## fsm
module fsm(
    input [15:0] dataIn,
    input R_I,
    input reset,
    input clk,
    output reg r_o,
    output reg [1:0] err,
    output [31:0] dataOut,
    output ready
    );
    reg [3:0] state;
    reg [31:0] reg_x;
    reg [31:0] reg_n;
    reg [31:0] counter;
    reg [31:0] step1;
    reg [31:0] step2;
    reg fr_i;
    reg fr_flag;
    wire fr_o;
    wire fr_res;
    reg incr_i;
    reg incr_flag;
    wire incr_o;
    wire [31:0] inc_res;
    reg sm_ri;
    reg sm_flag;
    wire sm_ro;
    wire [31:0] sm_res;
    reg dl_ri;
    reg dl_flag;
    wire dl_ro;
    wire [31:0] dl_res;
    reg pw_ri;
    reg pw_flag;
    wire pw_ro;
    wire pw_err;
    wire [31:0] pw_res;
    always@(posedge clk)
    begin
        if(reset)
        begin
            state <= 0;
            fr_i <= 0;
            incr_i <= 0;
            sm_ri <= 0;
            dl_ri <= 0;
            pw_ri <= 0;
        end
        else
  ...
make LEC_CHECK=0 CAP_MARGIN=20 CORE_MARGIN=2 CORE_UTILIZATION=71 CTS_CLUSTER_SIZE=21 SLEW_MARGIN=20 finish   # period 7.11 ns
run.sh (not shown) runs the stock make flow with config.mk's settings and CLKGATE_MAP_FILE=.
The first run produced a layout that fails on setup timing.
Edit:
--- a/flow/config.mk
+++ b/flow/config.mk
@@ -10,2 +10 @@
-export CORE_UTILIZATION = 71
-export CTS_CLUSTER_SIZE = 21
+export CORE_UTILIZATION = 72
==> flow/constraint.sdc (replaced) <==
create_clock -name core_clock -period 7.97 [get_ports {clk}]
set_input_delay 1.5940 -clock core_clock [delete_from_list [all_inputs] [get_ports {clk}]]
set_output_delay 1.5940 -clock core_clock [all_outputs]
set_load 0.01 [all_outputs]
Outcome: This time the run produced a clean layout. Total power goes down by a little under a tenth. Clock skew rose by 3.2 ps. Sequential cell count is unchanged. Count of clock-buffer cells in the layout climbs by 2. Setup slack is better by 700 ps. Maximum frequency decreases by a few percent. Cell area drops slightly. Cell count shrinks by a few percent. Combinational power falls by roughly a tenth. Sequential share of layout area grows by 0.45 points. Routed wire length fell slightly.
Edit:
--- a/flow/config.mk
+++ b/flow/config.mk
@@ -10 +10 @@
-export CORE_UTILIZATION = 72
+export CORE_UTILIZATION = 40
==> flow/constraint.sdc (replaced) <==
create_clock -name core_clock -period 9.17 [get_ports {clk}]
set_input_delay 1.8340 -clock core_clock [delete_from_list [all_inputs] [get_ports {clk}]]
set_output_delay 1.8340 -clock core_clock [all_outputs]
set_load 0.01 [all_outputs]
The new run completed without violations.
Power is lower by about a fifth.
Sequential power shrinks by roughly a tenth.
Final cell count rises by roughly a tenth.
Setup slack improved by 220 ps.
Clock power falls by about a fifth.
Final area rises slightly.
First-iteration DRC count drops by a quarter to a third.
Die size grows by well over a third.
Hold slack improves by 6.3 ps.
Non-clock buffer count falls by 76.
Edit:
--- a/flow/config.mk
+++ b/flow/config.mk
@@ -10 +10 @@
-export CORE_UTILIZATION = 40
+export CORE_UTILIZATION = 59
What happened: The changed run passed the timing, DRC and antenna checks. Combinational power barely changes. Worst setup slack gains 290 ps. Wire length went down by 4.8%. Maximum frequency went up by 3.4%. Non-clock buffer count went up by 4. Clock-buffer cell count went down by 3. Global-route usage went up by 8.9 points. Clock skew went down by 17 ps.

---

Starting RTL as in the previous note.
clock: 14.5 ns
lec_check: 0
abc_area: 1
cap_margin: 20
cell_pad_in_sites_global_placement: 2
core_margin: 2
core_utilization: 18
cts_cluster_diameter: 243
setup_slack_margin: 0.42
slew_margin: 0
tns_end_percent: 65
Change:
ABC_AREA = not set   (was 1)
CELL_PAD_IN_SITES_GLOBAL_PLACEMENT = not set   (was 2)
CORE_UTILIZATION = 64   (was 18)
CTS_CLUSTER_DIAMETER = not set   (was 243)
SETUP_SLACK_MARGIN = not set   (was 0.42)
SLEW_MARGIN = 20   (was 0)
TNS_END_PERCENT = not set   (was 65)
clock period = 5.1 ns   (was 14.5 ns; I/O delays follow)
Now the flow ran to the end with violations: negative setup slack.
Critical path depth shrinks by 19.
Count of clock-buffer cells in the layout shrinks by 22.
Global-route usage grows by 24 points.
Clock skew shrinks by 0.048 ns.
Change:
CORE_UTILIZATION = 72   (was 64)
CTS_CLUSTER_SIZE = 10   (was not set)
PLACE_DENSITY = 0.37   (was not set)
clock period = 6.06 ns   (was 5.1 ns; I/O delays follow)
Outcome:
- The changed run completed and failed the layout checks on negative setup slack
- sequential share of layout area goes up by 0.94 points
- worst setup slack is better by 0.67 ns
- sequential power goes down by about 16%
- global-route usage goes up by 4.9 points
Change:
CORE_UTILIZATION = 70   (was 72)
CTS_CLUSTER_SIZE = not set   (was 10)
PLACE_DENSITY = not set   (was 0.37)
SETUP_SLACK_MARGIN = -0.59   (was not set)
clock period = 5.89 ns   (was 6.06 ns; I/O delays follow)
The changed run finished but failed the layout checks on negative setup slack.
Clock-buffer cell count shrinks by 32.
Via count shrinks by 1.5%.
Global-route usage shrinks by 2.0 points.
Cell count grows by 0.89%.
Final area shrinks by 0.84%.

---

Starting RTL as in the previous note.
## fsm
module fsm(
    input [15:0] dataIn,
    input R_I,
    input reset,
    input clk,
    output reg r_o,
    output reg [1:0] err,
    output [31:0] dataOut,
    output ready
    );
    reg [3:0] state;
    reg [31:0] reg_x;
    reg [31:0] reg_n;
    reg [31:0] counter;
    reg [31:0] step1;
    reg [31:0] step2;
    reg fr_i;
    reg fr_flag;
    wire fr_o;
    wire fr_res;
    reg incr_i;
    reg incr_flag;
    wire incr_o;
    wire [31:0] inc_res;
    reg sm_ri;
    reg sm_flag;
    wire sm_ro;
    wire [31:0] sm_res;
    reg dl_ri;
    reg dl_flag;
    wire dl_ro;
    wire [31:0] dl_res;
    reg pw_ri;
    reg pw_flag;
    wire pw_ro;
    wire pw_err;
    wire [31:0] pw_res;
    always@(posedge clk)
    begin
        if(reset)
        begin
            state <= 0;
            fr_i <= 0;
            incr_i <= 0;
            sm_ri <= 0;
            dl_ri <= 0;
            pw_ri <= 0;
        end
        else
        begin
            case(state)
                4'b0000:
                begin
                    reg_x <= 0;
                    reg_n <= 0;
                    counter <= 0;
                    err <= 0;
                    state <= 4'b0001;
                    fr_i <= 0;
                    fr_flag <= 1;
                    incr_i <= 0;
                    incr_flag <= 1;
                    sm_ri <= 0;
                    sm_flag <= 1;
                    dl_ri <= 0;
                    dl_flag <= 1;
                    pw_ri <= 0;
                    pw_flag <= 1;
                end
                4'b0001: if(R_I)
                begin
                    reg_x[31:16] <= dataIn;
                    state <= 4'b0010;
                end
                4'b0010: if(R_I)
                begin
                    reg_x[15:0] <= dataIn;
                    if ({reg_x[31:16], dataIn} == 0)
                    begin 
                        err <= 2'b11;
                        state <= 4'b1110;
                    end
                    else
                        state <= 4'b0011;    
                end
                4'b0011: if(R_I)
                begin
                    reg_n[31:16] <= dataIn;
                    state <= 4'b0100;
                end
  ...
clock: 10.0 ns
lec_check: 0
abc_area: 1
cap_margin: 40
cell_pad_in_sites_detail_placement: 1
core_margin: 2
core_utilization: 40
cts_cluster_size: 48
gpl_routability_driven: 0
gpl_timing_driven: 1
max_routing_layer: met5
min_routing_layer: met1
slew_margin: 35
The first run passed the timing, DRC and antenna checks.
Edit:
ABC_AREA = default   (was 1)
CAP_MARGIN = 20   (was 40)
CELL_PAD_IN_SITES_GLOBAL_PLACEMENT = 0   (was default)
CORE_ASPECT_RATIO = 0.58   (was default)
CORE_MARGIN = 3   (was 2)
CTS_CLUSTER_SIZE = default   (was 48)
GPL_TIMING_DRIVEN = default   (was 1)
MAX_ROUTING_LAYER = met4   (was met5)
MIN_ROUTING_LAYER = met2   (was met1)
PLACE_DENSITY_LB_ADDON = 0.17   (was default)
SLEW_MARGIN = 25   (was 35)
The changed run never finished: it broke off in 5_1_grt (GRT-0116).
Area after synthesis grows by 1.1%.
Die size grows by 2.2%.
Synthesized cell count shrinks by 17%.
Power figures rest on the tool's default switching activity, not on a simulated workload.
